== main ==
// decode
module decode(
	clk		,
	rst_n		,
	data_in	,
	data_out	
	);
	input clk;
	input rst_n;
	input [1:0] data_in;	 
	output reg data_out;
	wire [1:0] dis_00,dis_01,dis_10,dis_11;
	wire [31:0] add_1,add_2,add_3,add_4,add_5,add_6,add_7,add_8;
	reg [9:0]	path_s0,path_s1,path_s2,path_s3;   
	reg [31:0]	dis_s0,dis_s1,dis_s2,dis_s3;
	reg [19:0]count_clear;
	assign dis_00=data_in[1]+data_in[0];
	assign dis_01=data_in[1]+(data_in[0]^1'b1);
	assign dis_10=(data_in[1]^1'b1)+data_in[0];
	assign dis_11=(data_in[1]^1'b1)+(data_in[0]^1'b1);
	always @(posedge clk or negedge rst_n)
		if (rst_n==1'b0)
			count_clear<=20'b0;
		else if (count_clear>=20'd50000)
			count_clear<=20'b0;
		else
			count_clear<=count_clear+1'b1;
	assign add_1=dis_00+dis_s0;  
	assign add_2=dis_11+dis_s2;
	always @(posedge clk or negedge rst_n)
	begin
		if (rst_n==1'b0) 
			begin
				path_s0=10'b0;
				dis_s0=32'b0;
			end
		else if (count_clear==20'd50000)
			begin
				path_s0=10'b0;
				dis_s0=32'b0;
			end
		else if (add_1<=add_2)
			begin
				path_s0<={path_s0[8:0],1'b0};
				dis_s0<=add_1;
			end
		else 
			begin
				path_s0<={path_s2[8:0],1'b0};
				dis_s0<=add_2;
			end
	end
	assign add_3=dis_11+dis_s0;
	assign add_4=dis_00+dis_s2;
	always @(posedge clk or negedge rst_n)
	begin
		if (rst_n==1'b0) 
			begin
				path_s1=10'b0;
				dis_s1=32'b0;
			end
		else if (count_clear==20'd50000)
			begin
				path_s1=10'b0;
				dis_s1=32'b0;
			end
		else if (add_3<=add_4)
			begin
				path_s1<={path_s0[8:0],1'b1};
				dis_s1<=add_3;
			end
		else 
			begin
				path_s1<={path_s2[8:0],1'b1};
				dis_s1<=add_4;
			end
	end
	assign add_5=dis_01+dis_s1;
	assign add_6=dis_10+dis_s3;
	always @(posedge clk or negedge rst_n)
	begin
		if (rst_n==1'b0)
			begin
				path_s2=10'b0;
				dis_s2=32'b0;
			end
		else if (count_clear==20'd50000)
			begin
				path_s2=10'b0;
				dis_s2=32'b0;
			end
		else if (add_5<=add_6)
			begin
				path_s2<={path_s1[8:0],1'b0};
				dis_s2<=add_5;
			end
		else 
			begin
				path_s2<={path_s3[8:0],1'b0};
				dis_s2<=add_6;
			end
	end
	assign add_7=dis_10+dis_s1;
	assign add_8=dis_01+dis_s3;
	always @(posedge clk or negedge rst_n)
	begin
		if (rst_n==1'b0)
			begin
				path_s3=10'b0;
				dis_s3=32'b0;
			end
  ...
make LEC_CHECK=0 CAP_MARGIN=20 CORE_MARGIN=2 CORE_UTILIZATION=61 PLACE_DENSITY=0.6 SETUP_SLACK_MARGIN=1.11 SLEW_MARGIN=20 finish   # period 4.33 ns
run.sh (not shown) runs the stock make flow with config.mk's settings and CLKGATE_MAP_FILE=.
For main, the flow was terminated by a tool error in 5_1_grt and produced no final design.
For the feature branch, these inputs were changed with respect to main:
- SETUP_SLACK_MARGIN no longer set, was 1.11
- CORE_UTILIZATION now 65, was 61
- PLACE_DENSITY no longer set, was 0.6
- the clock period (ns, I/O delays scaled along) now 4.74, was 4.33
==> comparison <==
- Compared with main, post-cts repair resize count in the feature branch decreased by more than half.
- Compared with main, the feature branch shows HPWL reported at the end of detailed placement that has gone down by a little under 10%.
- The feature branch: flow complete, layout not clean; failing: negative setup slack
- On number of clock sinks, main and the feature branch are neck and neck.


run A:
decode again, from the RTL that the note above started with.
Design decode, start of the top module:
module decode(
	clk		,
	rst_n		,
	data_in	,
	data_out	
	);
	input clk;
	input rst_n;
	input [1:0] data_in;	 
	output reg data_out;
	wire [1:0] dis_00,dis_01,dis_10,dis_11;
	wire [31:0] add_1,add_2,add_3,add_4,add_5,add_6,add_7,add_8;
	reg [9:0]	path_s0,path_s1,path_s2,path_s3;   
	reg [31:0]	dis_s0,dis_s1,dis_s2,dis_s3;
	reg [19:0]count_clear;
	assign dis_00=data_in[1]+data_in[0];
	assign dis_01=data_in[1]+(data_in[0]^1'b1);
	assign dis_10=(data_in[1]^1'b1)+data_in[0];
	assign dis_11=(data_in[1]^1'b1)+(data_in[0]^1'b1);
	always @(posedge clk or negedge rst_n)
		if (rst_n==1'b0)
			count_clear<=20'b0;
		else if (count_clear>=20'd50000)
			count_clear<=20'b0;
		else
			count_clear<=count_clear+1'b1;
	assign add_1=dis_00+dis_s0;  
	assign add_2=dis_11+dis_s2;
	always @(posedge clk or negedge rst_n)
	begin
		if (rst_n==1'b0) 
			begin
				path_s0=10'b0;
				dis_s0=32'b0;
			end
		else if (count_clear==20'd50000)
			begin
				path_s0=10'b0;
				dis_s0=32'b0;
			end
		else if (add_1<=add_2)
			begin
				path_s0<={path_s0[8:0],1'b0};
				dis_s0<=add_1;
			end
		else 
			begin
				path_s0<={path_s2[8:0],1'b0};
				dis_s0<=add_2;
			end
	end
	assign add_3=dis_11+dis_s0;
	assign add_4=dis_00+dis_s2;
	always @(posedge clk or negedge rst_n)
	begin
		if (rst_n==1'b0) 
			begin
				path_s1=10'b0;
				dis_s1=32'b0;
			end
		else if (count_clear==20'd50000)
			begin
				path_s1=10'b0;
				dis_s1=32'b0;
			end
		else if (add_3<=add_4)
			begin
				path_s1<={path_s0[8:0],1'b1};
				dis_s1<=add_3;
			end
		else 
			begin
				path_s1<={path_s2[8:0],1'b1};
				dis_s1<=add_4;
			end
	end
	assign add_5=dis_01+dis_s1;
	assign add_6=dis_10+dis_s3;
  ...
clock: 4.84 ns
lec_check: 0
cap_margin: 20
core_margin: 2
core_utilization: 71
cts_cluster_diameter: 380
place_density: 0.64
slew_margin: 20
No final results exist for run A, since it was stopped by error GRT-0232 during global routing (5_1_grt).
For run B, these inputs were changed with respect to run A:
# run A
export LEC_CHECK = 0
export CAP_MARGIN = 20
export CORE_MARGIN = 2
export CORE_UTILIZATION = 71
export CTS_CLUSTER_DIAMETER = 380
export PLACE_DENSITY = 0.64
export SLEW_MARGIN = 20
create_clock -name core_clock -period 4.84 [get_ports {clk}]
# run B
export LEC_CHECK = 0
export ABC_AREA = 1
export CAP_MARGIN = 20
export CORE_MARGIN = 2
export CORE_UTILIZATION = 70
export CTS_CLUSTER_DIAMETER = 216
export SETUP_SLACK_MARGIN = 0.3
export SLEW_MARGIN = 20
create_clock -name core_clock -period 2.93 [get_ports {clk}]
Relative to run A, area fraction in compound gates after synthesis has decreased by 6.3 points in run B.
In the tables for run A and run B, y dimension of the die reads higher with run B.
Minimum setup slack after placement delta (run B − run A): unfavourable
Comparing placed standard-cell area for run A and run B, the smaller number came from run A.
Summary: with run A as the reference, synthesized cell count in run B moved up by more than a quarter.
Run B never completed; the flow aborted with a tool error in clock tree synthesis (4_1_cts).
In the flow results for run A and run B, the die extent in x is larger on run B.
In the tables for run A and run B, chip area reads lower with run A.
[run B] HPWL reported at the end of detailed placement rose 31% relative to run A
Per the comparison of run B with run A, effective utilization at floorplan saw a decrease; number of distinct library cells after synthesis saw a decrease; chip area in the Yosys report saw an increase.
Edits applied to the flow inputs when going from run B to run C:
# run B
export LEC_CHECK = 0
export ABC_AREA = 1
export CAP_MARGIN = 20
export CORE_MARGIN = 2
export CORE_UTILIZATION = 70
export CTS_CLUSTER_DIAMETER = 216
export SETUP_SLACK_MARGIN = 0.3
export SLEW_MARGIN = 20
create_clock -name core_clock -period 2.93 [get_ports {clk}]
# run C
export LEC_CHECK = 0
export CAP_MARGIN = 20
export CORE_MARGIN = 2
export CORE_UTILIZATION = 30
export CTS_CLUSTER_DIAMETER = 272
export CTS_CLUSTER_SIZE = 98
export PLACE_DENSITY = 0.6
export SLEW_MARGIN = 20
create_clock -name core_clock -period 6.0 [get_ports {clk}]
Notes after the runs:
The flow did not stop early for run C: all stages ran, and the layout cleared the timing, design-rule and antenna checks.
Run C vs. run B: cell area after synthesis lower; post-synthesis area per instance higher; post-synthesis cell type count higher; instance area at placement lower.
Per the comparison of run C with run B, summed standard-cell area reported by yosys -7.5%, area fraction in mux cells moved up.
Modified inputs, run D compared to run C
# run C
export LEC_CHECK = 0
export CAP_MARGIN = 20
export CORE_MARGIN = 2
export CORE_UTILIZATION = 30
export CTS_CLUSTER_DIAMETER = 272
export CTS_CLUSTER_SIZE = 98
export PLACE_DENSITY = 0.6
export SLEW_MARGIN = 20
create_clock -name core_clock -period 6.0 [get_ports {clk}]
# run D
export LEC_CHECK = 0
export CAP_MARGIN = 20
export CORE_MARGIN = 7
export CORE_UTILIZATION = 40
export CTS_CLUSTER_DIAMETER = 195
export HOLD_SLACK_MARGIN = 0.18
export SLEW_MARGIN = 20
create_clock -name core_clock -period 6.0 [get_ports {clk}]
## What came out
- In run D relative to run C, non-clock buffer count had gone up by more than 10%.
- Compared with run C, in run D global-route usage picked up an extra 4.5 points; tally of non-filler cells in the final layout lost about 6.5%; met1 track demand over resource in global routing picked up an extra 4.0 points; wire length per cell picked up an extra 8.6%; synthesized cell count neither gained nor lost much.
- Against run C, run D comes in 455 higher on number of vias after detailed routing.
- On total wire length after detailed routing: between run C and run D, it ends up higher for run D.
### run D -> run E
# run D
export LEC_CHECK = 0
export CAP_MARGIN = 20
export CORE_MARGIN = 7
export CORE_UTILIZATION = 40
export CTS_CLUSTER_DIAMETER = 195
export HOLD_SLACK_MARGIN = 0.18
export SLEW_MARGIN = 20
create_clock -name core_clock -period 6.0 [get_ports {clk}]
# run E
export LEC_CHECK = 0
export CAP_MARGIN = 20
export CORE_MARGIN = 2
export CORE_UTILIZATION = 40
export CTS_CLUSTER_DIAMETER = 180
export PLACE_DENSITY = 0.6
export SLEW_MARGIN = 5
create_clock -name core_clock -period 6.0 [get_ports {clk}]
## What came out
- In terms of standard cell core area, run D and run E differ only marginally.
- Maximum clock frequency (higher): run E
- Run E vs. run D: instance count after placement with tap cells included rose 0.37%, non-clock buffer count has increased.
- Run E has share of cell area taken by flip-flops and latches below what run D had.
- Compared with run D, run E shows a higher share of the core filled with cells in the final layout.
- Compared with run D, run E shows a final critical path time including I/O delays and setup that is 0.027 ns lower.
- Run E vs run D, clock skew went up by 0.0058 ns.
- In run E, the final setup slack of the worst path came out 0.027 ns above the value in run D.
- Cmp run D and run E / final wirelength / higher: run E
#### Input delta (run F over run E)
# run E
export LEC_CHECK = 0
export CAP_MARGIN = 20
export CORE_MARGIN = 2
export CORE_UTILIZATION = 40
export CTS_CLUSTER_DIAMETER = 180
export PLACE_DENSITY = 0.6
export SLEW_MARGIN = 5
create_clock -name core_clock -period 6.0 [get_ports {clk}]
# run F
export LEC_CHECK = 0
export ABC_AREA = 0
export CAP_MARGIN = 20
export CORE_MARGIN = 2
export CORE_UTILIZATION = 72
export CTS_CLUSTER_DIAMETER = 28
export HOLD_SLACK_MARGIN = -0.08
export PLACE_DENSITY = 0.67
export SETUP_SLACK_MARGIN = 1.66
export SLEW_MARGIN = 20
create_clock -name core_clock -period 6.0 [get_ports {clk}]
[summary]
Run F did not make it past global routing (5_1_grt), where a tool error ended it.
Number of resized instances in the post-cts repair step: run F vs run E up 414
Taking run E as the reference, in run F number of distinct library cells after synthesis closely matched the old numbers, final HPWL from detailed placement -about 4.5%, standard cell area after detailed placement now sits lower, fraction of the core area occupied by cells at floorplan now larger.
Compared to run E, run F has width of the die 25% lower.
STATUS core area: run F wins against run E
Compared with run E, run F shows total die size lower by about 44%.


run 1:
decode again, from the RTL that the note above started with.
clock: 4.87 ns
lec_check: 0
cap_margin: 20
core_margin: 2
core_utilization: 71
cts_cluster_diameter: 353
cts_cluster_size: 37
hold_slack_margin: -0.09
place_density: 0.64
slew_margin: 20
5_1_grt: run 1 exited with error
## Diff of input files: run 2 against run 1
Settings: CTS_CLUSTER_DIAMETER removed (was 353); HOLD_SLACK_MARGIN removed (was -0.09); PLACE_DENSITY changed from 0.64 to 0.6; CORE_UTILIZATION changed from 71 to 72; CTS_CLUSTER_SIZE removed (was 37); the clock period (ns, I/O delays scaled along) changed from 4.87 to 4.37.
### Flow results
- Run 2 is listed as incomplete: the tool reported an error in 4_1_cts and the run ended there.
- Compared with run 1, in run 2 fraction of registers with async set/reset level; core area moved down; half-perimeter wire length after detailed placement moved up; last weighted congestion value of the routability-driven placer moved up; area reported by Yosys stat level.
- Starting density of the core: run 2 > run 1
- Fraction of the mapped netlist area in simple logic gates: run 1 vs run 2 identical
- Against run 1, die size in run 2 came out better.
- Diff run 1 -> run 2: height of the die decreased about 0.7%, cell row count essentially unchanged, mux share of post-synthesis cell area essentially unchanged.
Inputs modified between run 2 and run 3:
Settings: CORE_UTILIZATION changed from 72 to 68; the clock period (ns, I/O delays scaled along) changed from 4.37 to 8.18.
==> comparison <==
- Run 3 finished end to end and its layout was clean on timing, DRC and antenna.
- NOTE: die span in x in run 3 exceeds that of run 2
- Re die height: run 2 was lower than run 3.
- Compared to run 2, run 3 was floorplanned on a bigger die.
- In run 3, the placeable core region came out about 4.5% above the value in run 2.
- Floorplan row count in run 3 is about 1.7% higher than in run 2
### run 3 -> run 4
Settings: swapping 68 for 72 in CORE_UTILIZATION; swapping 0.6 for 0.4 in PLACE_DENSITY; putting TNS_END_PERCENT at 10 where nothing was set; swapping 8.18 for 4.57 in the clock period (ns, I/O delays scaled along).
Results
Where placed wire-length estimate after detailed placement is concerned, run 3 is better than run 4. From run 3 to run 4, number of sinks driven by the clock tree did not move at all. Diff run 3 -> run 4 | die boundary width | down by a few percent. Tool error GRT-0116 stopped run 4 during 5_1_grt; no final results. Placer's final routability congestion estimate grows by a little under 10% when moving from run 3 to run 4. Run 4 -> run 3: XOR/XNOR share of the synthesized area delta 0, exact match. From run 3 to run 4, number of distinct library cells after synthesis did not move at all. Row number of gates resized after cts: run 4 higher / run 3 lower. From run 4 to run 3, fraction of registers with async set or reset after synthesis did not move at all. Initial core utilization: run 3 and run 4 compared, higher one is run 4. Run 3 → run 4: number of placement rows went down, die area went down.


decode again, from the RTL that the note above started with.
clock: 5.89 ns
lec_check: 0
cap_margin: 20
core_margin: 2
core_utilization: 40
place_density: 0.6
slew_margin: 20
Edit:
--- a/flow/config.mk
+++ b/flow/config.mk
@@ -10 +10,3 @@
-export CORE_UTILIZATION = 40
+export CORE_UTILIZATION = 59
+export CTS_CLUSTER_DIAMETER = 397
+export CTS_CLUSTER_SIZE = 98
==> flow/constraint.sdc (replaced) <==
create_clock -name core_clock -period 6.0 [get_ports {clk}]
set_input_delay 1.2000 -clock core_clock [delete_from_list [all_inputs] [get_ports {clk}]]
set_output_delay 1.2000 -clock core_clock [all_outputs]
set_load 0.01 [all_outputs]
=>
- The changed run ran to the end with no violations
- utilization grows by 20 points
- critical path depth goes up by 2


Starting RTL as in the previous note.
// decode
module decode(
	clk		,
	rst_n		,
	data_in	,
	data_out	
	);
	input clk;
	input rst_n;
	input [1:0] data_in;	 
	output reg data_out;
	wire [1:0] dis_00,dis_01,dis_10,dis_11;
	wire [31:0] add_1,add_2,add_3,add_4,add_5,add_6,add_7,add_8;
	reg [9:0]	path_s0,path_s1,path_s2,path_s3;   
	reg [31:0]	dis_s0,dis_s1,dis_s2,dis_s3;
	reg [19:0]count_clear;
	assign dis_00=data_in[1]+data_in[0];
	assign dis_01=data_in[1]+(data_in[0]^1'b1);
	assign dis_10=(data_in[1]^1'b1)+data_in[0];
	assign dis_11=(data_in[1]^1'b1)+(data_in[0]^1'b1);
	always @(posedge clk or negedge rst_n)
		if (rst_n==1'b0)
			count_clear<=20'b0;
		else if (count_clear>=20'd50000)
			count_clear<=20'b0;
		else
			count_clear<=count_clear+1'b1;
	assign add_1=dis_00+dis_s0;  
	assign add_2=dis_11+dis_s2;
	always @(posedge clk or negedge rst_n)
	begin
		if (rst_n==1'b0) 
			begin
				path_s0=10'b0;
				dis_s0=32'b0;
			end
		else if (count_clear==20'd50000)
			begin
				path_s0=10'b0;
				dis_s0=32'b0;
			end
		else if (add_1<=add_2)
			begin
				path_s0<={path_s0[8:0],1'b0};
				dis_s0<=add_1;
			end
		else 
			begin
				path_s0<={path_s2[8:0],1'b0};
				dis_s0<=add_2;
			end
	end
	assign add_3=dis_11+dis_s0;
	assign add_4=dis_00+dis_s2;
	always @(posedge clk or negedge rst_n)
	begin
		if (rst_n==1'b0) 
			begin
				path_s1=10'b0;
				dis_s1=32'b0;
			end
		else if (count_clear==20'd50000)
			begin
				path_s1=10'b0;
				dis_s1=32'b0;
			end
		else if (add_3<=add_4)
			begin
				path_s1<={path_s0[8:0],1'b1};
				dis_s1<=add_3;
			end
		else 
			begin
				path_s1<={path_s2[8:0],1'b1};
				dis_s1<=add_4;
			end
	end
	assign add_5=dis_01+dis_s1;
	assign add_6=dis_10+dis_s3;
  ...
Settings: LEC_CHECK=0, ABC_AREA=0, CAP_MARGIN=35, CELL_PAD_IN_SITES_DETAIL_PLACEMENT=1, CORE_MARGIN=2, CORE_UTILIZATION=60, CTS_CLUSTER_DIAMETER=320, CTS_CLUSTER_SIZE=20, GPL_ROUTABILITY_DRIVEN=0, MAX_ROUTING_LAYER=met4, MIN_ROUTING_LAYER=met1, PLACE_DENSITY_LB_ADDON=0.03, SETUP_SLACK_MARGIN=0.89, SLEW_MARGIN=15, TNS_END_PERCENT=65; clock period 6.69 ns.
The baseline stopped in global routing with GRT-0232.
Then changed:
==> flow/config.mk (replaced) <==
export PLATFORM = sky130hd
export DESIGN_NAME = decode
export DESIGN_NICKNAME = decode
export VERILOG_FILES = /design/flow/design.v
export SDC_FILE = /design/flow/constraint.sdc
export NUM_CORES = 4
export LEC_CHECK = 0
export ABC_AREA = 1
export CAP_MARGIN = 35
export CORE_MARGIN = 2
export CORE_UTILIZATION = 72
export CTS_CLUSTER_DIAMETER = 98
export CTS_CLUSTER_SIZE = 90
export HOLD_SLACK_MARGIN = -0.04
export MAX_ROUTING_LAYER = met4
export PLACE_DENSITY_LB_ADDON = 0.3
export SLEW_MARGIN = 15
export TNS_END_PERCENT = 65
==> flow/constraint.sdc (replaced) <==
create_clock -name core_clock -period 4.12 [get_ports {clk}]
set_input_delay 0.8240 -clock core_clock [delete_from_list [all_inputs] [get_ports {clk}]]
set_output_delay 0.8240 -clock core_clock [all_outputs]
set_load 0.01 [all_outputs]
Result:
- The new run stopped in global routing with GRT-0232
- synthesized cell count goes up by a quarter to a third
- synthesized area goes up by a little under a tenth
- die size goes down by roughly a tenth
Then changed:
==> flow/config.mk (replaced) <==
export PLATFORM = sky130hd
export DESIGN_NAME = decode
export DESIGN_NICKNAME = decode
export VERILOG_FILES = /design/flow/design.v
export SDC_FILE = /design/flow/constraint.sdc
export NUM_CORES = 4
export LEC_CHECK = 0
export CAP_MARGIN = 20
export CORE_MARGIN = 2
export CORE_UTILIZATION = 66
export PLACE_DENSITY = 0.6
export SLEW_MARGIN = 20
==> flow/constraint.sdc (replaced) <==
create_clock -name core_clock -period 4.84 [get_ports {clk}]
set_input_delay 0.9680 -clock core_clock [delete_from_list [all_inputs] [get_ports {clk}]]
set_output_delay 0.9680 -clock core_clock [all_outputs]
set_load 0.01 [all_outputs]
What happened: This time the run produced a layout that fails on negative setup slack. Die size rose by about 0.9%. Synthesized area shrinks by about 7.5%. Synthesized cell count went down by about 25%.
Then changed:
--- a/flow/config.mk
+++ b/flow/config.mk
@@ -9,4 +9,5 @@
 export CORE_MARGIN = 2
-export CORE_UTILIZATION = 66
-export PLACE_DENSITY = 0.6
+export CORE_UTILIZATION = 72
+export CTS_CLUSTER_DIAMETER = 27
+export PLACE_DENSITY_LB_ADDON = 0.3
 export SLEW_MARGIN = 20
Effect: Now the flow ended with an error in global routing with GRT-0232. Die size goes down by about 8%. Synthesized area stays the same. Synthesized cell count does not change.
Then changed:
--- a/flow/config.mk
+++ b/flow/config.mk
@@ -9,5 +9,4 @@
 export CORE_MARGIN = 2
-export CORE_UTILIZATION = 72
-export CTS_CLUSTER_DIAMETER = 27
-export PLACE_DENSITY_LB_ADDON = 0.3
+export CORE_UTILIZATION = 40
+export PLACE_DENSITY = 0.6
 export SLEW_MARGIN = 20
==> flow/constraint.sdc (replaced) <==
create_clock -name core_clock -period 6.0 [get_ports {clk}]
set_input_delay 1.2000 -clock core_clock [delete_from_list [all_inputs] [get_ports {clk}]]
set_output_delay 1.2000 -clock core_clock [all_outputs]
set_load 0.01 [all_outputs]
Result:
- The new run finished clean
- area after synthesis stays the same
- synthesized cell count is unchanged
- die size grows by 78%
